## run.sh

```bash
#!/bin/bash
# the make line also repeats each setting of config.mk as NAME=value (left out here)
make -C /OpenROAD-flow-scripts/flow DESIGN_CONFIG=/design/flow/config.mk WORK_HOME=/design/flow/orfs CLKGATE_MAP_FILE= finish
```

## config.mk

```make
export PLATFORM = sky130hd
export DESIGN_NAME = syntropy_core
export DESIGN_NICKNAME = syntropy_core
export VERILOG_FILES = /design/flow/design.v
export SDC_FILE = /design/flow/constraint.sdc
export NUM_CORES = 4
export LEC_CHECK = 0
export ABC_AREA = 0
export CAP_MARGIN = 15
export CELL_PAD_IN_SITES_GLOBAL_PLACEMENT = 1
export CORE_ASPECT_RATIO = 1.38
export CORE_MARGIN = 5
export CORE_UTILIZATION = 33
export CTS_CLUSTER_DIAMETER = 327
export GPL_ROUTABILITY_DRIVEN = 0
export GPL_TIMING_DRIVEN = 0
export HOLD_SLACK_MARGIN = 0.2
export MIN_ROUTING_LAYER = met1
export PLACE_DENSITY = 0.39
export SETUP_SLACK_MARGIN = 0.55
export SLEW_MARGIN = 15
export TNS_END_PERCENT = 50
```

## constraint.sdc

```tcl
create_clock -name core_clock -period 7.47 [get_ports {clk}]
set_input_delay 1.4940 -clock core_clock [delete_from_list [all_inputs] [get_ports {clk}]]
set_output_delay 1.4940 -clock core_clock [all_outputs]
set_load 0.01 [all_outputs]
```

## design.v

```verilog
`timescale 1ns / 1ps
module syntropy_core #(
    parameter DATA_WIDTH = 16,
    parameter ADDR_WIDTH = 8,
    parameter THRESHOLD_DEFAULT = 16'hE666,   
    parameter LEARNING_RATE = 16'h0019,      
    parameter MAX_ITERATIONS = 8'd10
)(
    input wire clk,
    input wire rst_n,
    input wire [DATA_WIDTH-1:0] voltage_drift,     
    input wire [DATA_WIDTH-1:0] packet_loss,       
    input wire [DATA_WIDTH-1:0] temp_variance,     
    input wire [DATA_WIDTH-1:0] phase_jitter,      
    input wire [DATA_WIDTH-1:0] threshold,         
    input wire enable_learning,                    
    input wire mesh_broadcast_en,                  
    output reg stable,                             
    output reg [DATA_WIDTH-1:0] flux_value,        
    output reg [DATA_WIDTH-1:0] correction_vector,  
    output reg [DATA_WIDTH-1:0] optimized_params,  
    output reg learning_active,                    
    output reg mesh_broadcast_req,                 
    input wire [DATA_WIDTH-1:0] mesh_flux_in,      
    input wire [DATA_WIDTH-1:0] mesh_correction_in,  
    input wire mesh_valid_in,                      
    output reg [DATA_WIDTH-1:0] mesh_flux_out,     
    output reg [DATA_WIDTH-1:0] mesh_correction_out,  
    output reg mesh_valid_out,                     
    output reg [7:0] iteration_count,              
    output reg [3:0] state,                        
    output reg error_flag                          
);
    localparam IDLE = 4'd0;
    localparam EVALUATE = 4'd1;
    localparam LEARN = 4'd2;
    localparam CORRECT = 4'd3;
    localparam BROADCAST = 4'd4;
    localparam ERROR = 4'd5;
    reg [DATA_WIDTH-1:0] flux_reg;
    reg [DATA_WIDTH-1:0] threshold_reg;
    reg [DATA_WIDTH-1:0] metrics [0:3];   
    reg [DATA_WIDTH-1:0] gradients [0:3];  
    reg [DATA_WIDTH-1:0] params [0:3];    
    reg [7:0] iter_count;
    reg [3:0] current_state;
    reg learning_en;
    reg mesh_en;
    wire [DATA_WIDTH-1:0] flux_calc;
    wire signed [22:0] gradient_calc [0:3];
    wire signed [31:0] scaled_step [0:3];
    wire [DATA_WIDTH-1:0] param_update [0:3];
    wire signed [17:0] flux_error;
    localparam signed [31:0] LEARNING_RATE_S = LEARNING_RATE;
    wire overflow_flag;
    assign flux_calc = 16'h0100 - (voltage_drift + packet_loss + 
                                   (temp_variance >> 8) + phase_jitter);
    assign flux_error = $signed({2'b00, threshold_reg}) - $signed({2'b00, flux_reg});
    assign gradient_calc[0] = -2 * flux_error;  
    assign gradient_calc[1] = -2 * flux_error;  
    assign gradient_calc[2] = (-2 * flux_error) >>> 8;  
    assign gradient_calc[3] = -2 * flux_error;  
    assign scaled_step[0] = (LEARNING_RATE_S * gradient_calc[0]) >>> 8;
    assign scaled_step[1] = (LEARNING_RATE_S * gradient_calc[1]) >>> 8;
    assign scaled_step[2] = (LEARNING_RATE_S * gradient_calc[2]) >>> 8;
    assign scaled_step[3] = (LEARNING_RATE_S * gradient_calc[3]) >>> 8;
    assign param_update[0] = params[0] - scaled_step[0][DATA_WIDTH-1:0];
    assign param_update[1] = params[1] - scaled_step[1][DATA_WIDTH-1:0];
    assign param_update[2] = params[2] - scaled_step[2][DATA_WIDTH-1:0];
    assign param_update[3] = params[3] - scaled_step[3][DATA_WIDTH-1:0];
    assign overflow_flag = (flux_calc[15] == 1'b1) || 
                          (param_update[0][15] == 1'b1) ||
                          (param_update[1][15] == 1'b1) ||
                          (param_update[2][15] == 1'b1) ||
                          (param_update[3][15] == 1'b1);
    always @(posedge clk or negedge rst_n) begin
        if (!rst_n) begin
            stable <= 1'b0;
            flux_value <= 16'h0000;
            correction_vector <= 16'h0000;
            optimized_params <= 16'h0000;
            learning_active <= 1'b0;
            mesh_broadcast_req <= 1'b0;
            mesh_flux_out <= 16'h0000;
            mesh_correction_out <= 16'h0000;
            mesh_valid_out <= 1'b0;
            iteration_count <= 8'd0;
            state <= IDLE;
            error_flag <= 1'b0;
            params[0] <= 16'h0000;  
            params[1] <= 16'h0000;  
            params[2] <= 16'h0000;  
            params[3] <= 16'h0000;  
            threshold_reg <= THRESHOLD_DEFAULT;
            flux_reg <= 16'h0000;
            current_state <= IDLE;
            learning_en <= 1'b0;
            mesh_en <= 1'b0;
            iter_count <= 8'd0;
        end else begin
            threshold_reg <= threshold;
            learning_en <= enable_learning;
            mesh_en <= mesh_broadcast_en;
            metrics[0] <= voltage_drift;
            metrics[1] <= packet_loss;
            metrics[2] <= temp_variance;
            metrics[3] <= phase_jitter;
            case (current_state)
                IDLE: begin
                    stable <= 1'b0;
                    learning_active <= 1'b0;
                    mesh_broadcast_req <= 1'b0;
                    mesh_valid_out <= 1'b0;
                    error_flag <= 1'b0;
                    iter_count <= 8'd0;
                    if (overflow_flag) begin
                        current_state <= ERROR;
                    end else begin
                        current_state <= EVALUATE;
                    end
                end
                EVALUATE: begin
                    flux_reg <= flux_calc;
                    flux_value <= flux_calc;
                    if (flux_calc >= threshold_reg) begin
                        stable <= 1'b1;
                        correction_vector <= 16'h0000;
                        current_state <= IDLE;
                    end else begin
                        stable <= 1'b0;
                        correction_vector <= threshold_reg - flux_calc;
                        if (learning_en) begin
                            current_state <= LEARN;
                        end else begin
                            current_state <= CORRECT;
                        end
                    end
                end
                LEARN: begin
                    learning_active <= 1'b1;
                    if (iter_count < MAX_ITERATIONS) begin
                        gradients[0] <= gradient_calc[0];
                        gradients[1] <= gradient_calc[1];
                        gradients[2] <= gradient_calc[2];
                        gradients[3] <= gradient_calc[3];
                        params[0] <= param_update[0];
                        params[1] <= param_update[1];
                        params[2] <= param_update[2];
                        params[3] <= param_update[3];
                        iter_count <= iter_count + 1;
                        iteration_count <= iter_count + 1;
                        flux_reg <= 16'h0100 - (param_update[0] + param_update[1] + 
                                               (param_update[2] >> 8) + param_update[3]);
                    end else begin
                        learning_active <= 1'b0;
                        optimized_params <= params[0] + params[1] + params[2] + params[3];
                        current_state <= CORRECT;
                    end
                end
                CORRECT: begin
                    if (mesh_en && mesh_valid_in) begin
                        correction_vector <= mesh_correction_in;
                    end
                    current_state <= BROADCAST;
                end
                BROADCAST: begin
                    mesh_flux_out <= flux_reg;
                    mesh_correction_out <= correction_vector;
                    mesh_valid_out <= 1'b1;
                    mesh_broadcast_req <= 1'b1;
                    current_state <= IDLE;
                end
                ERROR: begin
                    error_flag <= 1'b1;
                    stable <= 1'b0;
                    learning_active <= 1'b0;
                    mesh_broadcast_req <= 1'b0;
                    mesh_valid_out <= 1'b0;
                end
                default: begin
                    current_state <= IDLE;
                end
            endcase
            state <= current_state;
        end
    end
    always @(posedge clk) begin
        if (mesh_valid_in && mesh_en) begin
        end
    end
endmodule
```

==> reports/notes.md, run 1 <==
The logs give 2 for the initial antenna violation count and 26.8% for the sequential share of the synthesized area. The tools report the worst min-delay path startpoint as current_state[2]. The ratio of routed vias to standard cells was 4.99; the achievable frequency was 92.9 MHz. The synthesized netlist devotes 27.8% of its cell area to adder and majority cells. The run gives 204 as the clock sink total. After Yosys synthesis, XOR and XNOR cells account for 7.88% of the synthesized area. By count the netlist is led by 262 x sky130_fd_sc_hd__ha_1, 237 x sky130_fd_sc_hd__inv_1, 223 x sky130_fd_sc_hd__nand2_1.

Across the run, the number of max-cap violations was 0. Summing the areas of all and, or, nand and nor instances in the mapped netlist gives 13.6% of the synthesized area. Kind of capture point of the worst setup path: a flop. In the synthesized netlist the dominant register cell turns out to be sky130_fd_sc_hd__dfrtp_1.

With the depth of the most critical reg-to-reg path at 47, the area fraction in compound gates after synthesis is 15.8%. The average cell area after synthesis was 9.22 µm². The synthesis stat section lists a flop and latch total of 204. Buffers placed on the I/O ports in this run total 188.

Startpoint-to-endpoint class of the critical path: reg2reg. The mux contribution to synthesized area came out at 2.40%. The mapped netlist covers 19100 µm².

For the final worst slack, the log shows -3.29 ns. Hold-critical path endpoint: state[2]. For reference, the top cells by area after synthesis are sky130_fd_sc_hd__dfrtp_1 26%, sky130_fd_sc_hd__ha_1 17%, sky130_fd_sc_hd__fa_1 11%.

With the total detailed-routing wirelength at 66.2 mm, the final sum of negative setup slack is -37.10 ns. The violation tally recorded at the end of detailed-routing iteration 0 is 532. In the final report, the number of endpoints failing setup comes to 19. The clock reaches the later pin of the worst-skew pair after 0.58 ns.

Excluding fillers, the count of instances in the completed layout stands at 3206. The aggregate global-route resource usage is 20.7%. The layout-stage area growth over the synthesis result works out to 41.6%. With the total number of H-tree levels at 1, the die height is 293 µm.

For this run, the detailed router's first-pass iteration total came to 5. The run gives 0.0124 ns for the clock tree skew after final layout. The class of the most critical hold timing path is reg2reg.

The number of global-route vias before repair is 17300, and the die width is 215 µm. The tools report the number of warning messages in the yosys log as 4. Counting flops with a built-in enable in the synthesized netlist gives 0.

According to the timing report, the critical path is launched from threshold_reg[1]. The report puts the hold buffer count at CTS at 0. In this run the full chip footprint comes out at 62800 µm².

The tally of OpenROAD warnings is 57, and the proportion of synthesized flip-flops having asynchronous set or reset is 100%. For reference, the critical path is captured by flux_reg[15]. The timing report shows the most common cell along the critical path to be sky130_fd_sc_hd__a21oi_2.

With the gate count of the mapped netlist at 2071, the required time of the critical path is 7.91 ns. The Yosys chip area came out at 19100 µm². The synthesized netlist contains 89 unique library cells.

In this run the layout check failures are setup timing. The top-level port count is 214. TritonCTS built the clock tree.

For this run, design rule violations remaining after detail routing come to 0. The clock passes through at most 3 buffers. The slew is the pin with the worst max-slew slack at 1.00 ns.

Hold analysis shows the worst path with a depth of 0. Setup repair after global routing could not meet its margin everywhere. The synthesized net count was 2551; the buffering stage count on the worst path with inverters included was 4. The number of clock buffers inserted by TritonCTS is 26. Highest net fanout along the worst path: 6. Clock tree synthesis selected as its root buffer the cell sky130_fd_sc_hd__clkbuf_16.

The timing report attributes the biggest portion of critical-path delay to adder cells. The tools report the first-pass GRT wire length as 101 mm. Library cell occupying the most area in the post-synthesis netlist: sky130_fd_sc_hd__dfrtp_1. The run gives 16000 for the via count.

The most frequently used library cell after synthesis is sky130_fd_sc_hd__ha_1. The relative max-transition margin is 33.3%. Per the GRT congestion report, total overflow comes to 0.

Entering global routing, the biggest net connects 88 pins. With the placed wire-length estimate at 54.0 mm, the post-route clock period utilization is 144%. The cell type of the slowest stage on the worst timing path was sky130_fd_sc_hd__dfstp_2. Before placement the cells fill 33.3% of the core. The run finished, with violations left. The tools report the origin of the critical flop-to-flop path as threshold_reg[1]. Once placement completed, the tool counted placed cells totaling 2996.

The final layout net count is 2930. The run gives 0 for the number of nets still failing antenna checks after routing. The worst setup path is launched from a flop. The data arrival time reported for the critical path is 11.20 ns. Looking at the reg2reg group, the worst path ends at flux_reg[15]. The tools report the max-slew violation count as 0.

Per STA, the highest per-stage delay on the worst path measures 0.59 ns. The number of rows created at floorplan is 103. Walking the critical path from launch to capture passes 47 cell instances. After synthesis, the largest area contributor takes up 25.6% of total cell area. The worst-case reg-to-reg setup slack stands at -3.29 ns. The biggest combinational cell group after synthesis was adder cells. The run gives 10.76 ns for the final period demand of the worst path.

With the number of failing hold endpoints at the final stage at 0, the CTS clock-pin slew for the worst setup and hold paths is 0.06 ns. The total area inside the core boundary comes to 57300 µm². The run gives 20.7 µm for the per-cell routed wire length.

The synthesized netlist was found by Yosys to have 2071 cells.
metal layers:
layer / track usage (%) / vias up / share of wire (%)
met1: 22.2 / 7829 / 37
li1: - / 7845 / -
met2: 41.3 / 243 / 56
met4: 6.54 / 2 / 3.7
met3: 2.82 / 72 / 3.4
met5: 0 / - / 0.020
final cells by class:
cell class                 instances  area, µm²
clock inverter                    17        210
tap                              735        920
buffer                            50        260
timing repair buffer             351       3370
antenna                            1       2.50
sequential                       204       5120
clock buffer                      31        689
inverter                         238        911
fill                            5490      30300
multi-input combinational       1579      15600
per-stage QoR:
| stage | hold slack (ns) | util, % | instance area, µm² | setup slack (ns) |
|---|---|---|---|---|
| 2_1_floorplan | 0.352 | - | 19500 | -2.62 |
| 3_3_place_gp | 0.380 | 38.9 | 22300 | -5.10 |
| 3_5_place_dp | 0.386 | 39.0 | 22400 | -4.26 |
| 4_1_cts | 0.398 | 44.9 | 25800 | -3.32 |
| 5_1_grt | 0.416 | 47.1 | 27000 | -3.65 |
| 6_report | 0.390 | 47.1 | 27000 | -3.29 |
repair_timing:
item,in CTS,in global routing
pin swaps,148,108
setup buffers,109,52
endpoints found under the setup margin,78,65
resized,296,164
==> run 2: changes to the inputs <==
ABC_AREA = 1   (was 0)
CAP_MARGIN = 30   (was 15)
CELL_PAD_IN_SITES_GLOBAL_PLACEMENT = 2   (was 1)
CORE_ASPECT_RATIO = default   (was 1.38)
CORE_MARGIN = 2   (was 5)
CORE_UTILIZATION = 38   (was 33)
CTS_CLUSTER_DIAMETER = default   (was 327)
GPL_ROUTABILITY_DRIVEN = 1   (was 0)
GPL_TIMING_DRIVEN = 1   (was 0)
HOLD_SLACK_MARGIN = -0.07   (was 0.2)
MIN_ROUTING_LAYER = met2   (was met1)
PLACE_DENSITY = default   (was 0.39)
PLACE_DENSITY_LB_ADDON = 0.27   (was default)
SETUP_SLACK_MARGIN = 2.25   (was 0.55)
SLEW_MARGIN = 20   (was 15)
TNS_END_PERCENT = 45   (was 50)
clock period = 12.0 ns   (was 7.47 ns; I/O delays follow)
==> reports/notes.md, run 2 <==
For the cell area reported after detailed placement, the log shows 22300 µm² (was 22400 µm²). SO Faults: DRC (was setup timing). The chip area is 53300 µm² (was 62800 µm²). The area fraction in xor and xnor cells was 6.35% (was 7.88%); the total number of H-tree levels was 1 (unchanged). The total of flip-flops plus latches after synthesis was 204 (unchanged).

The data arrival time of the critical path was 10.16 ns (was 11.20 ns). The final sum of negative setup slack was 0 ns (was -37.10 ns). With the adder-cell area share of the yosys netlist at 27.1% (was 27.8%), the area inside the core boundary is 51100 µm² (was 57300 µm²). The run gives 83 (was 103) as the number of rows created at floorplan.

The pin count of the biggest net entering global routing is 91 (was 88), and the weighted congestion reported at the end of routability-driven placement is 0.950. The post-route clock period utilization is 80.5% (was 144%), and the total congestion overflow after global routing is 0 (unchanged). Capturing point of the worst reg2reg path: flux_reg[14] (was flux_reg[15]).

The ratio of routed vias to standard cells is 7.03 (was 4.99). The buffering stage count on the worst path with inverters included was 8 (was 4). The run gives 54 (was 57) for the tally of OpenROAD warnings.

The run gives 214 (unchanged) for the top-level port count. Commonest cells post-synth: 522 x sky130_fd_sc_hd__nand2_1, 417 x sky130_fd_sc_hd__inv_1, 262 x sky130_fd_sc_hd__ha_1 (was 262 x sky130_fd_sc_hd__ha_1, 237 x sky130_fd_sc_hd__inv_1, 223 x sky130_fd_sc_hd__nand2_1). The termination of the worst setup path was flux_reg[14] (was flux_reg[15]). For the synthesized net count, the log shows 2952 (was 2551).

With the proportion of synthesized flip-flops having asynchronous set or reset at 100% (unchanged), the aggregate global-route resource usage is 34.1% (was 20.7%). The top cell family by delay on the critical path is adder cells (unchanged). The tools report the element type at the critical path start as a flop (unchanged). Most popular library cell in the synthesized design by count: sky130_fd_sc_hd__nand2_1 (was sky130_fd_sc_hd__ha_1). The max-slew violation count was 0 (unchanged). Startpoint-to-endpoint class of the critical path: reg2reg (unchanged). For the routed length on met1, the log shows 0 µm (was 24.7 mm). Top layer reached by signal wires: met5 (unchanged). The final period demand of the worst path is 9.65 ns (was 10.76 ns). The number of warning messages in the yosys log is 4 (unchanged). The class of the most critical hold timing path was reg2reg (unchanged). The initial standard-cell utilization of the core was 38.3% (was 33.3%); the highest net fanout along the worst path was 5 (was 6).

The run gives 2 (was 0) for the DRC violation count after routing. The tools report the worst min-delay path startpoint as optimized_params[11] (was current_state[2]). The final layout net count came out at 3231 (was 2930). The highest cell delay on the worst timing path came out at 0.59 ns (about the same). The routed wire length on met3 is 24.5 mm (was 2.23 mm). The area fraction in compound gates after synthesis is 12.3% (was 15.8%), and the register-to-register setup slack is 2.35 ns (was -3.29 ns). The finished layout cell area is 25700 µm² (was 27000 µm²). The number of failing hold endpoints at the final stage is 0 (unchanged), and the depth of the most critical reg-to-reg path is 55 (was 47). For the yosys stat cell total, the log shows 2472 (was 2071). The required time of the critical path is 12.50 ns (was 7.91 ns). With the insertion delay to the later sink of the worst-skew pair at 0.57 ns (was 0.58 ns), the die width is 231 µm (was 215 µm). The final setup violation count is 0 (was 19), and the average cell area after synthesis is 7.92 µm² (was 9.22 µm²). The biggest combinational cell group after synthesis was adder cells (unchanged).

The layout-stage area growth over the synthesis result is 31.6% (was 41.6%). The tools report the clock root buffer as sky130_fd_sc_hd__clkbuf_16 (unchanged). The proportion of netlist area held by the largest area contributor is 24.9% (was 25.6%), and the Yosys chip area is 19600 µm² (was 19100 µm²).

Cell area leaders: sky130_fd_sc_hd__dfrtp_1 25%, sky130_fd_sc_hd__ha_1 17%, sky130_fd_sc_hd__fa_1 10% (was sky130_fd_sc_hd__dfrtp_1 26%, sky130_fd_sc_hd__ha_1 17%, sky130_fd_sc_hd__fa_1 11%). The number of global-route vias before repair came out at 25800 (was 17300). The first element of the critical path was threshold_reg[1] (unchanged).

The run gives 18.5% (was 13.6%) for the share of synthesized cell area in and, or, nand and nor gates. TritonCTS built the clock tree. The run gives 26.1% (was 26.8%) for the sequential share of the synthesized area. The run gives 104 MHz (was 92.9 MHz) for the achievable frequency. The via count was 24300 (was 16000); the tally of unique sky130hd cells used after synthesis was 54 (was 89). For the max-cap check violation count, the log shows 0 (unchanged).

Length of the first detailed-routing pass in iterations: 51 (was 5). The total number of cells along the worst setup path was 55 (was 47); the number of DRC violations after detailed-routing iteration 0 was 3072 (was 532). The number of clock buffers inserted by TritonCTS came out at 25 (was 26).

The number of nets still failing antenna checks after routing was 0 (unchanged); the slew at the pin with the worst max-slew slack was 0.929 ns (was 1.00 ns). The run gives 2 (was 0) for the cell count of the worst hold path. The tools report the total detailed-routing wirelength as 62.3 mm (was 66.2 mm). The per-cell routed wire length works out to 18.0 µm (was 20.7 µm). The cell type of the slowest stage on the worst timing path was sky130_fd_sc_hd__dfstp_2 (unchanged). The number of synthesized flops with an enable pin was 0 (unchanged). The library cell occupying the most area in the post-synthesis netlist was sky130_fd_sc_hd__dfrtp_1 (unchanged). For the initial antenna violation count, the log shows 0 (was 2). The met2 routed wirelength is 33.5 mm (was 36.8 mm).

The first-pass GRT wire length came out at 94.2 mm (was 101 mm). For the maximum clock insertion buffer count, the log shows 3 (unchanged). The run finished, with violations left. The run gives 231 µm (was 293 µm) for the die height. Clock tree skew after final layout: 0.0185 ns (was 0.0124 ns). The clock sink total was 204 (unchanged); the port buffer count was 188 (unchanged). Mux contribution to synthesized area: 0.633% (was 2.40%).

The run gives 47.7 mm (was 54.0 mm) as the placed wire-length estimate. The relative max-transition margin was 38.1% (was 33.3%). The hold-critical path endpoint is optimized_params[11] (was state[2]). Origin of the critical flop-to-flop path: threshold_reg[1] (unchanged). The run gives 2472 (was 2071) for the gate count of the mapped netlist. The post-cts hold buffer count is 0 (unchanged). Commonest register cell after synthesis: sky130_fd_sc_hd__dfrtp_1 (unchanged).

Cell area after synthesis: 19600 µm² (was 19100 µm²). Kind of capture point of the worst setup path: a flop (unchanged).

The CTS clock-pin slew for the worst setup and hold paths works out to 0.07 ns (was 0.06 ns). Setup repair after global routing could not meet its margin everywhere.
[run 2: what timing repair did]
item | 4_1_cts | 5_1_grt
setup buffers | 45 | 47
pin swaps | 91 | 150
setup endpoints to repair | 13 | 12
gates resized | 196 | 195
[run 2: stage by stage]
step                      util (%)  instances  setup WS, ns  hold slack (ns)
final                         50.4       3452          2.35            0.478
after CTS                     47.7       3401          2.23            0.472
after floorplan                  -       2472          2.73            0.414
after global routing          50.4       3450          1.80            0.493
after global placement        43.5       3308         0.949            0.448
after detailed placement      43.5       3310         0.924            0.454
[run 2: cell type report]
class                      count  area [µm²]
clock buffer                  36         727
fill                        4995       25300
antenna                        2        5.00
sequential                   204        5120
timing repair buffer         292        2790
inverter                     422        1590
tap                          680         851
multi-input combinational   1806       14600
clock inverter                10         109
[run 2: layer usage]
metal | vias up | track usage [%]
met4 | 12 | 3.95
li1 | 8486 | -
met5 | - | 7.72
met2 | 6315 | 42.0
met3 | 462 | 45.7
met1 | 8989 | -
==> run 3: changes to the inputs <==
ABC_AREA = default   (was 1)
CAP_MARGIN = 20   (was 30)
CELL_PAD_IN_SITES_GLOBAL_PLACEMENT = default   (was 2)
CORE_UTILIZATION = 40   (was 38)
GPL_ROUTABILITY_DRIVEN = default   (was 1)
GPL_TIMING_DRIVEN = default   (was 1)
HOLD_SLACK_MARGIN = default   (was -0.07)
MIN_ROUTING_LAYER = default   (was met2)
PLACE_DENSITY_LB_ADDON = default   (was 0.27)
SETUP_SLACK_MARGIN = 1.5   (was 2.25)
TNS_END_PERCENT = default   (was 45)
clock period = 12.4 ns   (was 12.0 ns; I/O delays follow)
==> reports/notes.md, run 3 <==
The flow ran to the end and the layout has no timing, DRC or antenna violations. The run gives 11.37 ns (was 10.16 ns) as the data arrival time of the critical path. The ratio of routed vias to standard cells works out to 5.17 (was 7.03). The tools report the insertion delay to the later sink of the worst-skew pair as 0.55 ns (was 0.57 ns). The synthesized net count was 2551 (was 2952). The first-pass GRT wire length was 81.7 mm (was 94.2 mm); the weighted congestion reported at the end of routability-driven placement was 0.871 (was 0.950).

The top-level port count is 214 (unchanged), and the total number of cells along the worst setup path is 45 (was 55). Setup repair after global routing could not meet its margin everywhere. Achievable frequency: 91.3 MHz (was 104 MHz). The tools report the origin of the critical flop-to-flop path as threshold_reg[1] (unchanged). The tools report the cell area reported after detailed placement as 22000 µm² (was 22300 µm²). The cell type of the slowest stage on the worst timing path is sky130_fd_sc_hd__dfstp_2 (unchanged).

The max-cap check violation count was 0 (unchanged). The relative max-transition margin came out at 37.0% (was 38.1%). The tools report the length of the first detailed-routing pass in iterations as 5 (was 51). Post-route clock period utilization: 88.3% (was 80.5%). With the final layout net count at 2831 (was 3231), the port buffer count is 188 (unchanged). The library cell occupying the most area in the post-synthesis netlist is sky130_fd_sc_hd__dfrtp_1 (unchanged). The biggest combinational cell group after synthesis was adder cells (unchanged). The buffering stage count on the worst path with inverters included is 3 (was 8).

The number of nets still failing antenna checks after routing came out at 0 (unchanged). The CTS clock-pin slew for the worst setup and hold paths came out at 0.06 ns (was 0.07 ns). The max-slew violation count is 0 (unchanged).

The run gives 15600 (was 25800) as the number of global-route vias before repair. The required time of the critical path is 12.82 ns (was 12.50 ns). Commonest cells post-synth: 262 x sky130_fd_sc_hd__ha_1, 237 x sky130_fd_sc_hd__inv_1, 223 x sky130_fd_sc_hd__nand2_1 (was 522 x sky130_fd_sc_hd__nand2_1, 417 x sky130_fd_sc_hd__inv_1, 262 x sky130_fd_sc_hd__ha_1).

The area fraction in compound gates after synthesis came out at 15.8% (was 12.3%). The Yosys chip area is 19100 µm² (was 19600 µm²), and the final sum of negative setup slack is 0 ns (unchanged). The DRC violation count after routing was 0 (was 2); the number of rows created at floorplan was 80 (was 83).

The clock tree skew after final layout is 0.0101 ns (was 0.0185 ns). The adder-cell area share of the yosys netlist was 27.8% (was 27.1%); the aggregate global-route resource usage was 20.6% (was 34.1%). The class of the most critical hold timing path was reg2reg (unchanged). The total number of H-tree levels came out at 1 (unchanged). The per-cell routed wire length is 17.3 µm (was 18.0 µm).

The mux contribution to synthesized area was 2.40% (was 0.633%); the tightest hold margin was 0.471 ns (was 0.478 ns). First element of the critical path: threshold_reg[1] (unchanged). The total congestion overflow after global routing was 0 (unchanged); the total detailed-routing wirelength was 51.8 mm (was 62.3 mm). The placed wire-length estimate came out at 41.1 mm (was 47.7 mm).

Termination of the worst setup path: flux_reg[15] (was flux_reg[14]). The commonest register cell after synthesis was sky130_fd_sc_hd__dfrtp_1 (unchanged). The finished layout cell area is 24200 µm² (was 25700 µm²). The share of synthesized cell area in and, or, nand and nor gates is 13.6% (was 18.5%).

The tools report the clock root buffer as sky130_fd_sc_hd__clkbuf_16 (unchanged). The clock sink total came out at 204 (unchanged). The tools report the non-filler instance count after layout as 2987 (was 3452). The element type at the critical path start was a flop (unchanged).

The capturing point of the worst reg2reg path was flux_reg[15] (was flux_reg[14]). The run gives 49500 µm² (was 53300 µm²) for the chip area. The tools report the placed instance count as 2879 (was 3310). The die height is 222 µm (was 231 µm).

Most popular library cell in the synthesized design by count: sky130_fd_sc_hd__ha_1 (was sky130_fd_sc_hd__nand2_1). The number of DRC violations after detailed-routing iteration 0 came out at 816 (was 3072). The area fraction in xor and xnor cells is 7.88% (was 6.35%).

The logs give 40.2% (was 38.3%) for the initial standard-cell utilization of the core and 2071 (was 2472) for the yosys stat cell total. The area inside the core boundary came out at 47400 µm² (was 51100 µm²). With the highest net fanout along the worst path at 8 (was 5), the maximum clock insertion buffer count is 3 (unchanged). Cell area leaders: sky130_fd_sc_hd__dfrtp_1 26%, sky130_fd_sc_hd__ha_1 17%, sky130_fd_sc_hd__fa_1 11% (was sky130_fd_sc_hd__dfrtp_1 25%, sky130_fd_sc_hd__ha_1 17%, sky130_fd_sc_hd__fa_1 10%). The run gives 2071 (was 2472) for the gate count of the mapped netlist.

Layout-stage area growth over the synthesis result: 26.8% (was 31.6%). Highest cell delay on the worst timing path: 0.60 ns (was 0.59 ns). Top cell family by delay on the critical path: adder cells (unchanged). The proportion of netlist area held by the largest area contributor was 25.6% (was 24.9%); the cell count of the worst hold path was 2 (unchanged). The run gives 222 µm (was 231 µm) for the die width. The cell area after synthesis came out at 19100 µm² (was 19600 µm²).

The final period demand of the worst path works out to 10.95 ns (was 9.65 ns). The run gives 4 (was 0) as the initial antenna violation count. Kind of capture point of the worst setup path: a flop (unchanged).

The number of synthesized flops with an enable pin was 0 (unchanged); the sequential share of the synthesized area was 26.8% (was 26.1%). The run gives 0.946 ns (was 0.929 ns) for the slew at the pin with the worst max-slew slack. The tally of OpenROAD warnings was 53 (was 54); the average cell area after synthesis was 9.22 µm² (was 7.92 µm²). The run gives 0 (unchanged) as the final setup violation count. The tools report the worst min-delay path startpoint as optimized_params[1] (was optimized_params[11]). The tools report the via count as 15400 (was 24300). The number of failing hold endpoints at the final stage was 0 (unchanged); the depth of the most critical reg-to-reg path was 45 (was 55). The number of clock buffers inserted by TritonCTS is 25 (unchanged). The hold-critical path endpoint is optimized_params[1] (was optimized_params[11]). For the number of warning messages in the yosys log, the log shows 4 (unchanged). With the pin count of the biggest net entering global routing at 97 (was 91), the tally of unique sky130hd cells used after synthesis is 89 (was 54). Startpoint-to-endpoint class of the critical path: reg2reg (unchanged).

TritonCTS built the clock tree. The run gives 4372 (was 4995) as the fill cell total of the finished layout. The proportion of synthesized flip-flops having asynchronous set or reset works out to 100% (unchanged). The run gives 204 (unchanged) for the total of flip-flops plus latches after synthesis. Register-to-register setup slack: 1.45 ns (was 2.35 ns).
-- run 3: layer usage --
metal  share of wire [%]  vias up  global-route usage, %
met5                   0        -                      0
met4                 3.2        0                   7.47
met3                 3.7       80                   3.09
met2                  49      255                   35.0
met1                  44     7449                   26.6
li1                    -     7653                      -
-- run 3: final cells by class --
cell class	instances	area, µm²	share of cell area [%]
tap	615	769	3.18
inverter	238	903	3.73
clock buffer	36	717	2.96
multi-input combinational	1579	13800	57.0
timing repair buffer	303	2760	11.4
sequential	204	5120	21.1
clock inverter	9	140	0.579
antenna	3	7.51	0.0310
-- run 3: through the flow --
stage | utilization, % | setup WS [ns]
final | 51.0 | 1.45
after global routing | 51.0 | 0.978
after CTS | 49.6 | 1.50
after detailed placement | 46.3 | 0.328
after global placement | 46.3 | 0.352
after floorplan | - | 1.58
-- run 3: timing repair --
action | 4_1_cts | 5_1_grt
setup buffers | 31 | 29
pin swaps | 60 | 82
setup endpoints to repair | 9 | 5
hold buffers | 0 | 0
resized | 93 | 91
endpoints found under the hold margin | 0 | 0
==> run 4: changes to the inputs <==
CORE_UTILIZATION = 72   (was 40)
CTS_CLUSTER_SIZE = 37   (was default)
PLACE_DENSITY = 0.65   (was default)
SETUP_SLACK_MARGIN = 2.75   (was 1.5)
clock period = 9.57 ns   (was 12.4 ns; I/O delays follow)
==> reports/notes.md, run 4 <==
Proportion of synthesized flip-flops having asynchronous set or reset: 100% (unchanged). The run gives 26100 µm² (was 47400 µm²) for the area inside the core boundary. The tools report the placed instance count as 2863 (was 2879).

The library cell occupying the most area in the post-synthesis netlist is sky130_fd_sc_hd__dfrtp_1 (unchanged). The flow did not finish. The tools report the yosys stat cell total as 2071 (unchanged). The most popular library cell in the synthesized design by count was sky130_fd_sc_hd__ha_1 (unchanged).

The first error in the log reads "[ERROR DPL-0038] Utilization greater than 100%, impossible to legalize". The number of rows created at floorplan is 59 (was 80). The mux contribution to synthesized area works out to 2.40% (unchanged). The biggest combinational cell group after synthesis was adder cells (unchanged). The number of synthesized flops with an enable pin was 0 (unchanged); the die width was 167 µm (was 222 µm). The weighted congestion reported at the end of routability-driven placement came out at 1.01 (was 0.871).

Cell area leaders: sky130_fd_sc_hd__dfrtp_1 26%, sky130_fd_sc_hd__ha_1 17%, sky130_fd_sc_hd__fa_1 11% (unchanged). For the cell area reported after detailed placement, the log shows 24000 µm² (was 22000 µm²). The total of flip-flops plus latches after synthesis is 204 (unchanged).

The tools report the chip area as 27800 µm² (was 49500 µm²). The initial standard-cell utilization of the core was 73.3% (was 40.2%). For the synthesized net count, the log shows 2551 (unchanged). The number of warning messages in the yosys log was 4 (unchanged).

The stopping stage is clock tree synthesis. The cell area after synthesis was 19100 µm² (unchanged). The placed wire-length estimate is 50.0 mm (was 41.1 mm). The run gives 214 (unchanged) for the top-level port count. The run gives 167 µm (was 222 µm) for the die height.

The gate count of the mapped netlist came out at 2071 (unchanged). Proportion of netlist area held by the largest area contributor: 25.6% (unchanged). Area fraction in xor and xnor cells: 7.88% (unchanged).

The port buffer count is 188 (unchanged), and the tally of unique sky130hd cells used after synthesis is 89 (unchanged). The run gives 9.22 µm² (unchanged) for the average cell area after synthesis. Commonest cells post-synth: 262 x sky130_fd_sc_hd__ha_1, 237 x sky130_fd_sc_hd__inv_1, 223 x sky130_fd_sc_hd__nand2_1 (unchanged).

The adder-cell area share of the yosys netlist was 27.8% (unchanged); the share of synthesized cell area in and, or, nand and nor gates was 13.6% (unchanged). For the Yosys chip area, the log shows 19100 µm² (unchanged). The post-placement worst setup slack was -1.30 ns (was 0.328 ns).

The area fraction in compound gates after synthesis came out at 15.8% (unchanged). The commonest register cell after synthesis was sky130_fd_sc_hd__dfrtp_1 (unchanged). The run gives 26.8% (unchanged) for the sequential share of the synthesized area.
run 4: stage by stage:
stage | TNS, ns | util, %
detailed placement | -7.65 | 92.3
global placement | -2.82 | 92.3
floorplan | -1.04 | -
==> run 5: changes to the inputs <==
CORE_UTILIZATION = 40   (was 72)
CTS_CLUSTER_SIZE = default   (was 37)
PLACE_DENSITY = default   (was 0.65)
SETUP_SLACK_MARGIN = default   (was 2.75)
clock period = 7.33 ns   (was 9.57 ns; I/O delays follow)
==> reports/notes.md, run 5 <==
Entering global routing, the biggest net connects 156 pins. Startpoint-to-endpoint class of the critical path: reg2reg. The first global-routing pass estimated 90.7 mm of wire.

The tools report the number of rows created at floorplan as 80 (was 59). Total of flip-flops plus latches after synthesis: 204 (unchanged). The proportion of netlist area held by the largest area contributor is 25.6% (unchanged).

The length of the first detailed-routing pass in iterations is 5. The critical path's slowest stage uses the library cell sky130_fd_sc_hd__dfstp_2. Setup repair after global routing could not meet its margin everywhere. Tally of OpenROAD warnings: 58. The report puts the cell count of the worst reg-to-reg path at 44. With the cell area after synthesis at 19100 µm² (unchanged), the highest cell delay on the worst timing path is 0.57 ns.

Pins over their slew limit in the final report were tallied at 0. Per the timing report, the achievable frequency comes out to 96.4 MHz. The script parses the final routing iteration and logs DRC violations as 0. The arrival time of data at the worst endpoint is listed as 10.79 ns. The final worst slack is -3.04 ns.

The run gives 89 (unchanged) as the tally of unique sky130hd cells used after synthesis. The tools report the maximum clock insertion buffer count as 3. Summing over every cut layer, the via total after detailed routing is 17200. The worst-case max-slew headroom was logged as 32.3%. The most critical setup path has its startpoint at threshold_reg[1]. The buffering stage count on the worst path with inverters included was 3. In this run, the number of DRC markers left after iteration 0 of detailed routing was 602.

The clock root buffer was sky130_fd_sc_hd__clkbuf_16. The CTS clock-pin slew for the worst setup and hold paths is 0.06 ns. Mux contribution to synthesized area: 2.40% (unchanged). Hold analysis lists the worst path endpoint as optimized_params[10]. The run gives 0 for the number of failing hold endpoints at the final stage. The chip area was 49500 µm² (was 27800 µm²). The initial standard-cell utilization of the core is 40.2% (was 73.3%), and the ratio of routed vias to standard cells is 5.10. Global routing used 22.6% of the available tracks. The clock arrives with 0.0123 ns of skew. After clock tree synthesis, the flow added hold-fix buffers numbering 0. The biggest combinational cell group after synthesis is adder cells (unchanged). Looking at the reg2reg group, the worst path starts from threshold_reg[1].

TritonCTS built the clock tree. The skew report gives the latency at the later pin of the worst-skew pair as 0.55 ns.

The most popular library cell in the synthesized design by count was sky130_fd_sc_hd__ha_1 (unchanged). The layout-stage area growth over the synthesis result was 49.0%. The run gives 2551 (unchanged) for the synthesized net count.

The commonest register cell after synthesis was sky130_fd_sc_hd__dfrtp_1 (unchanged). Max fanout on the critical path was recorded as 5. The yosys stat cell total was 2071 (unchanged). The cell count of the worst hold path is 2. The cell area reported after detailed placement is 25100 µm² (was 24000 µm²), and the port buffer count is 188 (unchanged).

The area fraction in compound gates after synthesis was 15.8% (unchanged). The average cell area after synthesis is 9.22 µm² (unchanged). STA lists the endpoint of the worst register-to-register path as flux_reg[15].

The tools report the area inside the core boundary as 47400 µm² (was 26100 µm²). For the top-level port count, the log shows 214 (unchanged). On the critical path the largest part of the delay comes from adder cells. Die height: 222 µm (was 167 µm). The flow ran to the end, but the layout failed its checks. In this run the number of cells on the critical path is 44. With the placed wire-length estimate at 44.9 mm (was 50.0 mm), the slew at the pin with the worst max-slew slack is 1.01 ns. The required time of the critical path is 7.75 ns. The Yosys chip area is 19100 µm² (unchanged). With the number of synthesized flops with an enable pin at 0 (unchanged), the initial antenna violation count is 2.

The tools report the element type at the critical path start as a flop. With the total number of H-tree levels at 1, the max-cap check violation count is 0. The number of warning messages in the yosys log came out at 4 (unchanged). The tools report the kind of capture point of the worst setup path as a flop.

Per the TritonCTS log, the buffer count is 25. The run gives 3212 as the final layout net count. The detailed router reported a total wirelength of 57.6 mm.

The share of synthesized cell area in and, or, nand and nor gates came out at 13.6% (unchanged). The tools report the worst min-delay path startpoint as optimized_params[10]. Cell area leaders: sky130_fd_sc_hd__dfrtp_1 26%, sky130_fd_sc_hd__ha_1 17%, sky130_fd_sc_hd__fa_1 11% (unchanged). The area fraction in xor and xnor cells came out at 7.88% (unchanged). The number of global-route vias before repair was 17800; the finished layout cell area was 28400 µm².

Per the GRT congestion report, total overflow comes to 0. With the final setup violation count at 21, the register-to-register setup slack is -3.04 ns. Library cell occupying the most area in the post-synthesis netlist: sky130_fd_sc_hd__dfrtp_1 (unchanged).

The proportion of synthesized flip-flops having asynchronous set or reset works out to 100% (unchanged). The weighted congestion reported at the end of routability-driven placement is 0.855 (was 1.01). The class of the most critical hold timing path is reg2reg.

OpenSTA lists the critical path endpoint as flux_reg[15]. Clock sink total: 204. With the post-route clock period utilization at 142%, the per-cell routed wire length is 17.1 µm. The sequential share of the synthesized area was 26.8% (unchanged). The run gives 27.8% (unchanged) for the adder-cell area share of the yosys netlist. The final period demand of the worst path is 10.37 ns. The report lists the violated layout checks as setup timing. The run gives 2071 (unchanged) as the gate count of the mapped netlist. The detail route stage leaves a number of antenna-violating nets equal to 0. Commonest cells post-synth: 262 x sky130_fd_sc_hd__ha_1, 237 x sky130_fd_sc_hd__inv_1, 223 x sky130_fd_sc_hd__nand2_1 (unchanged). The die width is 222 µm (was 167 µm).
run 5: repair_timing:
item,in CTS,in global routing
pin swaps,111,170
endpoints found under the setup margin,29,37
setup buffers,62,46
resized,134,241
run 5: cell type report:
cell class,count,area (µm²)
diodes,1,2.50
fillers,3934,19000
clock inverters,8,83.8
repair buffers,684,5770
flip-flops and latches,204,5120
clock buffers,38,724
inverters,238,903
multi-input cells,1579,15100
well taps,615,769
run 5: metal layers:
metal | up-vias | global-route usage, % | wire, µm
li1 | 8398 | - | -
met1 | 8352 | 28.1 | 24400
met2 | 321 | 40.9 | 29200
met3 | 82 | 3.56 | 2380
met4 | 4 | 5.41 | 1600
met5 | - | 0 | 27
run 5: per-stage QoR:
step	hold slack (ns)	worst slack, ns	TNS [ns]	utilization, %	cells
2_1_floorplan	0.352	-2.76	-26.58	-	2071
3_3_place_gp	0.459	-2.93	-35.80	52.9	3236
3_5_place_dp	0.466	-3.15	-38.80	52.9	3236
4_1_cts	0.479	-2.87	-36.77	56.9	3340
5_1_grt	0.505	-3.49	-43.54	59.9	3366
6_report	0.471	-3.04	-35.07	60.0	3367
==> run 6: changes to the inputs <==
CAP_MARGIN = 10   (was 20)
CELL_PAD_IN_SITES_DETAIL_PLACEMENT = 1   (was default)
GPL_TIMING_DRIVEN = 0   (was default)
HOLD_SLACK_MARGIN = -0.02   (was default)
MIN_ROUTING_LAYER = met2   (was default)
PLACE_DENSITY_LB_ADDON = 0.25   (was default)
SETUP_SLACK_MARGIN = 1.24   (was default)
clock period = 19.3 ns   (was 7.33 ns; I/O delays follow)
==> reports/notes.md, run 6 <==
Adder-cell area share of the yosys netlist: 27.8% (unchanged). The run gives 46 (was 44) for the total number of cells along the worst setup path. The tools report the origin of the critical flop-to-flop path as threshold_reg[1] (unchanged).

Setup repair after global routing left no endpoint under its margin. Termination of the worst setup path: flux_reg[15] (unchanged). The number of DRC violations after detailed-routing iteration 0 came out at 3443 (was 602). The synthesized net count is 2551 (unchanged).

The highest net fanout along the worst path is 7 (was 5). With the total detailed-routing wirelength at 64.1 mm (was 57.6 mm), the insertion delay to the later sink of the worst-skew pair is 0.59 ns (was 0.55 ns).

The tally of OpenROAD warnings is 52 (was 58). The startpoint-to-endpoint class of the critical path is reg2reg (unchanged). The maximum clock insertion buffer count came out at 3 (unchanged). The commonest register cell after synthesis was sky130_fd_sc_hd__dfrtp_1 (unchanged). The cell count of the worst hold path was 0 (was 2). The library cell occupying the most area in the post-synthesis netlist is sky130_fd_sc_hd__dfrtp_1 (unchanged).

The first element of the critical path is threshold_reg[1] (unchanged). The run gives 22400 (was 17200) for the via count. The cell type of the slowest stage on the worst timing path is sky130_fd_sc_hd__dfstp_2 (unchanged). The run gives 13.6% (unchanged) for the share of synthesized cell area in and, or, nand and nor gates. The initial antenna violation count is 0 (was 2). For the number of rows created at floorplan, the log shows 80 (unchanged).

The element type at the critical path start is a flop (unchanged). Yosys chip area: 19100 µm² (unchanged). The mux contribution to synthesized area is 2.40% (unchanged), and the CTS clock-pin slew for the worst setup and hold paths is 0.06 ns (about the same). The run gives 0 (was 62) for the number of buffers added for setup after CTS. The run gives 9.22 µm² (unchanged) for the average cell area after synthesis. The final period demand of the worst path is 13.26 ns (was 10.37 ns).

The worst min-delay path startpoint was current_state[2] (was optimized_params[10]). The proportion of synthesized flip-flops having asynchronous set or reset works out to 100% (unchanged). The biggest combinational cell group after synthesis is adder cells (unchanged).

The run gives 0 (was 134) as the total of cells resized after clock tree synthesis. TritonCTS built the clock tree. The capturing point of the worst reg2reg path is flux_reg[15] (unchanged). The area fraction in xor and xnor cells is 7.88% (unchanged).

Commonest cells post-synth: 262 x sky130_fd_sc_hd__ha_1, 237 x sky130_fd_sc_hd__inv_1, 223 x sky130_fd_sc_hd__nand2_1 (unchanged). The final setup violation count is 0 (was 21). The run gives 2769 (was 3212) for the final layout net count. Cell area leaders: sky130_fd_sc_hd__dfrtp_1 26%, sky130_fd_sc_hd__ha_1 17%, sky130_fd_sc_hd__fa_1 11% (unchanged). The kind of capture point of the worst setup path was a flop (unchanged). The number of clock buffers inserted by TritonCTS was 25 (unchanged); the first-pass GRT wire length was 100 mm (was 90.7 mm). The run gives 19.6% (was 32.3%) for the relative max-transition margin.

The run gives 40.2% (unchanged) as the initial standard-cell utilization of the core. The depth of the most critical reg-to-reg path was 46 (was 44); the max-slew violation count was 0 (unchanged). For the number of warning messages in the yosys log, the log shows 4 (unchanged). The total of flip-flops plus latches after synthesis was 204 (unchanged); the achievable frequency was 75.4 MHz (was 96.4 MHz). The area inside the core boundary was 47400 µm² (unchanged); the area fraction in compound gates after synthesis was 15.8% (unchanged).

The top cell family by delay on the critical path is adder cells (unchanged). The number of synthesized flops with an enable pin is 0 (unchanged). By instance count, the cell type seen most on the critical path is sky130_fd_sc_hd__ha_1. The required time of the critical path is 19.75 ns (was 7.75 ns), and the weighted congestion reported at the end of routability-driven placement is 0.917 (was 0.855). The run gives 222 µm (unchanged) for the die width. The port buffer count came out at 188 (unchanged).

The tools report the chip area as 49500 µm² (unchanged). The class of the most critical hold timing path is reg2reg (unchanged). The post-cts hold buffer count was 0 (unchanged).

The hold-critical path endpoint was state[2] (was optimized_params[10]). The run gives 26100 (was 17800) for the number of global-route vias before repair. The run gives 6 (was 5) for the length of the first detailed-routing pass in iterations. The post-layout utilization of the core is 47.8% (was 60.0%). The layout-stage area growth over the synthesis result was 18.8% (was 49.0%); the placed wire-length estimate was 51.4 mm (was 44.9 mm).

The yosys stat cell total was 2071 (unchanged); the clock sink total was 204 (unchanged). The per-cell routed wire length came out at 21.9 µm (was 17.1 µm). With the post-route clock period utilization at 68.7% (was 142%), the sequential share of the synthesized area is 26.8% (unchanged).

The logs give 19100 µm² (unchanged) for the cell area after synthesis and 0 (unchanged) for the max-cap check violation count. The most popular library cell in the synthesized design by count is sky130_fd_sc_hd__ha_1 (unchanged). The buffering stage count on the worst path with inverters included is 2 (was 3). The run gives 214 (unchanged) for the top-level port count. The flow ran to the end and the layout has no timing, DRC or antenna violations. The aggregate global-route resource usage is 39.1% (was 22.6%). The tools report the clock root buffer as sky130_fd_sc_hd__clkbuf_16 (unchanged). The slew at the pin with the worst max-slew slack is 1.20 ns (was 1.01 ns), and the total number of H-tree levels is 1 (unchanged). The proportion of netlist area held by the largest area contributor works out to 25.6% (unchanged). For the number of failing hold endpoints at the final stage, the log shows 0 (unchanged). The die height was 222 µm (unchanged); the pin count of the biggest net entering global routing was 73 (was 156). Register-to-register setup slack: 6.04 ns (was -3.04 ns). The logs give 89 (unchanged) for the tally of unique sky130hd cells used after synthesis and 0 (unchanged) for the total congestion overflow after global routing. The number of nets still failing antenna checks after routing is 0 (unchanged). With the gate count of the mapped netlist at 2071 (unchanged), the clock tree skew after final layout is 0.0315 ns (was 0.0123 ns). Final sum of negative setup slack: 0 ns (was -35.07 ns).

The ratio of routed vias to standard cells is 7.67 (was 5.10). The highest cell delay on the worst timing path is 0.59 ns (was 0.57 ns). The DRC violation count after routing was 0 (unchanged). The run gives 13.71 ns (was 10.79 ns) as the data arrival time of the critical path.
-- run 6: final cells by class --
type / count / area, µm²
Antenna cell: 1 / 2.50
Buffer: 50 / 211
Clock buffer: 34 / 689
Clock inverter: 12 / 135
Fill cell: 5482 / 24800
Inverter: 238 / 901
Multi-Input combinational cell: 1579 / 12900
Sequential cell: 204 / 5120
Tap cell: 615 / 769
Timing Repair Buffer: 191 / 1960
-- run 6: layer usage --
layer / up-vias / global-route usage, % / wire [µm]
met5: - / 14.6 / 825
met4: 22 / 8.31 / 5440
met3: 558 / 50.2 / 24600
met2: 6431 / 47.4 / 33300
met1: 7942 / - / 0
li1: 7464 / - / -
-- run 6: through the flow --
stage	std cells	setup slack [ns]	area, µm²	hold WS, ns
2_1_floorplan	2071	8.37	19100	0.352
3_3_place_gp	2874	5.42	21700	0.372
3_5_place_dp	2876	6.04	21800	0.373
4_1_cts	2922	5.97	22600	0.392
5_1_grt	2923	5.26	22700	0.396
6_report	2924	6.04	22700	0.387
==> run 7: changes to the inputs <==
ABC_AREA = 1   (was default)
CAP_MARGIN = 20   (was 10)
CELL_PAD_IN_SITES_DETAIL_PLACEMENT = default   (was 1)
CORE_UTILIZATION = 72   (was 40)
GPL_TIMING_DRIVEN = default   (was 0)
HOLD_SLACK_MARGIN = default   (was -0.02)
MIN_ROUTING_LAYER = default   (was met2)
PLACE_DENSITY_LB_ADDON = 0.0   (was 0.25)
SETUP_SLACK_MARGIN = 3.34   (was 1.24)
clock period = 12.1 ns   (was 19.3 ns; I/O delays follow)
==> reports/notes.md, run 7 <==
The flow did not finish. Stopping stage: global routing. The tool reported: "[ERROR GRT-0232] Routing congestion too high. Check the congestion heatmap in the GUI". The top-level port count was 214 (unchanged); the die height was 169 µm (was 222 µm). The run gives 2472 (was 2071) for the yosys stat cell total. For the synthesized net count, the log shows 2952 (was 2551).

The commonest register cell after synthesis was sky130_fd_sc_hd__dfrtp_1 (unchanged). The run gives 1 (unchanged) for the total number of H-tree levels. The initial standard-cell utilization of the core came out at 73.0% (was 40.2%). The aggregate global-route resource usage was 70.8%; the share of synthesized cell area in and, or, nand and nor gates was 18.5% (was 13.6%). The proportion of netlist area held by the largest area contributor was 24.9% (was 25.6%); the number of warning messages in the yosys log was 4 (unchanged).

With the area fraction in xor and xnor cells at 6.35% (was 7.88%), the number of synthesized flops with an enable pin is 0 (unchanged). The logs give 2472 (was 2071) for the gate count of the mapped netlist and 60 (was 80) for the number of rows created at floorplan. Commonest cells post-synth: 522 x sky130_fd_sc_hd__nand2_1, 417 x sky130_fd_sc_hd__inv_1, 262 x sky130_fd_sc_hd__ha_1 (was 262 x sky130_fd_sc_hd__ha_1, 237 x sky130_fd_sc_hd__inv_1, 223 x sky130_fd_sc_hd__nand2_1).

Per the GRT congestion report, total overflow comes to 52. With the sequential share of the synthesized area at 26.1% (was 26.8%), the total of flip-flops plus latches after synthesis is 204 (unchanged). The number of clock buffers inserted by TritonCTS is 25 (unchanged). The clock root buffer is sky130_fd_sc_hd__clkbuf_16 (unchanged).

With the Yosys chip area at 19600 µm² (was 19100 µm²), the weighted congestion reported at the end of routability-driven placement is 0.955 (was 0.917). The area fraction in compound gates after synthesis was 12.3% (was 15.8%). For the maximum clock insertion buffer count, the log shows 3 (unchanged). The run gives 54 (was 89) for the tally of unique sky130hd cells used after synthesis.

The mux contribution to synthesized area is 0.633% (was 2.40%). The most popular library cell in the synthesized design by count was sky130_fd_sc_hd__nand2_1 (was sky130_fd_sc_hd__ha_1). The adder-cell area share of the yosys netlist was 27.1% (was 27.8%); the port buffer count was 188 (unchanged).

With the die width at 169 µm (was 222 µm), the post-cts hold buffer count is 0 (unchanged). The placed wire-length estimate is 44.2 mm (was 51.4 mm). The chip area was 28500 µm² (was 49500 µm²). Cell area leaders: sky130_fd_sc_hd__dfrtp_1 25%, sky130_fd_sc_hd__ha_1 17%, sky130_fd_sc_hd__fa_1 10% (was sky130_fd_sc_hd__dfrtp_1 26%, sky130_fd_sc_hd__ha_1 17%, sky130_fd_sc_hd__fa_1 11%). The average cell area after synthesis is 7.92 µm² (was 9.22 µm²). The library cell occupying the most area in the post-synthesis netlist was sky130_fd_sc_hd__dfrtp_1 (unchanged). The tools report the clock sink total as 204 (unchanged). The proportion of synthesized flip-flops having asynchronous set or reset is 100% (unchanged), and the post-placement worst setup slack is 1.26 ns (was 6.04 ns). The cell area after synthesis is 19600 µm² (was 19100 µm²). Biggest combinational cell group after synthesis: adder cells (unchanged).

The run gives 26800 µm² (was 47400 µm²) for the area inside the core boundary.
[run 7: stage by stage]
| step | std cells | area (µm²) | util, % |
|---|---|---|---|
| floorplan | 2472 | 19800 | - |
| global placement | 2968 | 21900 | 81.9 |
| detailed placement | 2968 | 21900 | 81.9 |
| CTS | 3124 | 24500 | 91.5 |
[run 7: repair_timing]
item | CTS
gates resized | 175
setup endpoints to repair | 15
pin swaps | 126
buffers inserted | 111
[run 7: per-layer routing]
metal	global-route usage, %	GRT overflow
met4	60.8	26
met5	35.3	1
met1	70.4	0
met3	57.8	1
met2	89.6	24
==> run 8: changes to the inputs <==
CELL_PAD_IN_SITES_GLOBAL_PLACEMENT = 0   (was default)
CORE_ASPECT_RATIO = 1.47   (was default)
CTS_CLUSTER_SIZE = 87   (was default)
GPL_TIMING_DRIVEN = 1   (was default)
PLACE_DENSITY = 0.42   (was default)
PLACE_DENSITY_LB_ADDON = default   (was 0.0)
SETUP_SLACK_MARGIN = default   (was 3.34)
SLEW_MARGIN = 30   (was 20)
clock period = 10.6 ns   (was 12.1 ns; I/O delays follow)
==> reports/notes.md, run 8 <==
For flop-to-flop paths, the worst setup slack is -0.08 ns. The run gives 1260 as the number of DRC violations after detailed-routing iteration 0.

Biggest combinational cell group after synthesis: adder cells (unchanged). TritonCTS built the clock tree. Once detail routing completed, the nets flagged for antenna violations numbered 0. For this run, the total global-route usage over all layers was measured as 38.4%. The path class of the tightest hold or removal check is reg2reg.

The proportion of netlist area held by the largest area contributor is 24.9% (unchanged). The die height was 204 µm (was 169 µm). Total number of H-tree levels: 1 (unchanged). For the total detailed-routing wirelength, the log shows 58.3 mm.

The cell area after synthesis was 19600 µm² (unchanged); the highest cell delay on the worst timing path was 0.70 ns. The number of buffers and inverters on the critical path is 6. Setup repair after global routing could not meet its margin everywhere. The worst hold path terminates at iteration_count[7]. The post-route utilization of the core is recorded as 86.1%.

In this run the top signal layer used is met4. The run gives 26.1% (unchanged) as the sequential share of the synthesized area. The tools report the tally of unique sky130hd cells used after synthesis as 54 (unchanged). Warnings raised by the tools during the run amount to 55. For the clock tree skew after final layout, the log shows 0.0248 ns. At the later pin of the worst-skew pair, clock insertion delay measures 0.55 ns. The first global-routing pass estimated 87.8 mm of wire. After filler insertion, the fill cell instance count of the layout stands at 1441.

The post-placement worst setup slack was 0.0489 ns (was 1.26 ns); the max-slew violation count was 0. The worst register-to-register path has a depth of 57. Initial antenna violation count: 0. The setup path with the least slack is of type reg2reg.

The required time of the critical path was 11.09 ns. The CTS clock-pin slew for the worst setup and hold paths was 0.07 ns. The port buffer count is 188 (unchanged), and the weighted congestion reported at the end of routability-driven placement is 0.995 (was 0.955). The final worst slack was -0.0813 ns. The data arrival time of the critical path is 11.17 ns. The clock root buffer was sky130_fd_sc_hd__clkbuf_16 (unchanged). The slew at the pin with the worst max-slew slack was 0.948 ns.

Per STA, the endpoint of the critical path is flux_reg[14]. The area fraction in xor and xnor cells was 6.35% (unchanged). The finished design was reported to have a net count of 3149. The achievable frequency was 93.6 MHz. The number of warning messages in the yosys log came out at 4 (unchanged). The capturing point of the worst reg2reg path was flux_reg[14]. The total of flip-flops plus latches after synthesis was 204 (unchanged). Looking at the critical path, the single cell with the biggest stage delay is sky130_fd_sc_hd__xor2_1. The library cell occupying the most area in the post-synthesis netlist is sky130_fd_sc_hd__dfrtp_1 (unchanged). Walking the critical path from launch to capture passes 57 cell instances. The global route stage reports its total congestion overflow as 0. The run gives 26900 µm² (was 26800 µm²) for the area inside the core boundary. Measured against its own limit, the worst slew margin works out to 36.8%.

Entering global routing, the biggest net connects 97 pins. The run gives 19.3 µm for the per-cell routed wire length. For this run, the detailed router reports a per-instance via density of 6.04. Max fanout on the critical path was recorded as 5. The tools report the DRC violation count after routing as 0. With the gate count of the mapped netlist at 2472 (unchanged), the layout-stage area growth over the synthesis result is 18.1%. The routed wire length on met3 was 3.65 mm.

The flow ran to the end, but the layout failed its checks. The proportion of synthesized flip-flops having asynchronous set or reset is 100% (unchanged). The run gives 2952 (unchanged) as the synthesized net count.

The Yosys chip area was 19600 µm² (unchanged). The violated checks flagged are setup timing. The final period demand of the worst path is 10.68 ns. The final antenna diode tally reported by the flow is 0.

The final hold violation count recorded for this run is 0. Cell area leaders: sky130_fd_sc_hd__dfrtp_1 25%, sky130_fd_sc_hd__ha_1 17%, sky130_fd_sc_hd__fa_1 10% (unchanged). The run gives -0.0813 ns for the final sum of negative setup slack. The share of synthesized cell area in and, or, nand and nor gates was 18.5% (unchanged). Leaving out filler cells and counting taps, the final layout contains 3023. The multi-input combinational cell area came out at 13100 µm².

For the number of rows created at floorplan, the log shows 73 (was 60). The run gives 18300 for the number of global-route vias before repair. In this design, the largest share of critical-path delay is due to adder cells. The tools report the met2 routed wirelength as 29.9 mm. The run gives 0 (unchanged) for the post-cts hold buffer count. The chip area is 28500 µm² (about the same), and the average cell area after synthesis is 7.92 µm² (unchanged). The most frequent cell on the critical path was sky130_fd_sc_hd__nand2_1. The placed instance count was 2970 (was 2968).

Die width: 140 µm (was 169 µm). The run gives 0 (unchanged) for the number of synthesized flops with an enable pin. The most popular library cell in the synthesized design by count was sky130_fd_sc_hd__nand2_1 (unchanged). The worst setup path is launched from a flop.

The maximum clock insertion buffer count is 3 (unchanged). Commonest cells post-synth: 522 x sky130_fd_sc_hd__nand2_1, 417 x sky130_fd_sc_hd__inv_1, 262 x sky130_fd_sc_hd__ha_1 (unchanged). The report counts max-capacitance violations totalling 0. The sequential cells in the finished layout cover a total of 5120 µm². Adder-cell area share of the yosys netlist: 27.1% (unchanged). The launch point of the worst register-to-register path is recorded as threshold_reg[1]. With the initial standard-cell utilization of the core at 72.9% (was 73.0%), the placed wire-length estimate is 44.5 mm (was 44.2 mm). In the hold timing report, the worst path depth is 2.

The run gives 18300 as the via count. The number of clock buffers inserted by TritonCTS is 23 (was 25), and the routed length on met1 is 19.6 mm. The tools report the first element of the critical path as threshold_reg[1]. The clock sink total was 204 (unchanged); the length of the first detailed-routing pass in iterations was 7. Worst min-delay path startpoint: iteration_count[7]. The yosys stat cell total came out at 2472 (unchanged).

For the final setup violation count, the log shows 1. The area fraction in compound gates after synthesis works out to 12.3% (unchanged). The run gives 214 (unchanged) as the top-level port count.

Mux contribution to synthesized area: 0.633% (unchanged). Commonest register cell after synthesis: sky130_fd_sc_hd__dfrtp_1 (unchanged). The worst setup path is captured at a flop. After layout, the worst path uses 101% of the clock period.
## run 8: timing repair
item,CTS,global route
resized,6,97
hold endpoints to repair,0,0
endpoints found under the setup margin,1,9
buffers inserted,0,11
pin swaps,0,21
## run 8: cell type report
class / count / area share, %
Clock inverter: 11 / 0.595
Multi-Input combinational cell: 1806 / 56.8
Sequential cell: 204 / 22.1
Tap cell: 337 / 1.82
Clock buffer: 31 / 2.84
Timing Repair Buffer: 212 / 8.95
Inverter: 422 / 6.85
## run 8: per-layer routing
| layer | up-vias | GRT usage, % |
|---|---|---|
| met3 | 276 | 4.90 |
| met5 | - | 0 |
| met1 | 8708 | 39.5 |
| met4 | 0 | 27.0 |
| met2 | 889 | 71.3 |
| li1 | 8381 | - |
## run 8: stage by stage
| stage | hold slack [ns] | cell area (µm²) |
|---|---|---|
| final | 0.472 | 23100 |
| after global routing | 0.494 | 23100 |
| after CTS | 0.467 | 22600 |
| after detailed placement | 0.456 | 21800 |
| after global placement | 0.448 | 21800 |
| after floorplan | 0.414 | 19600 |
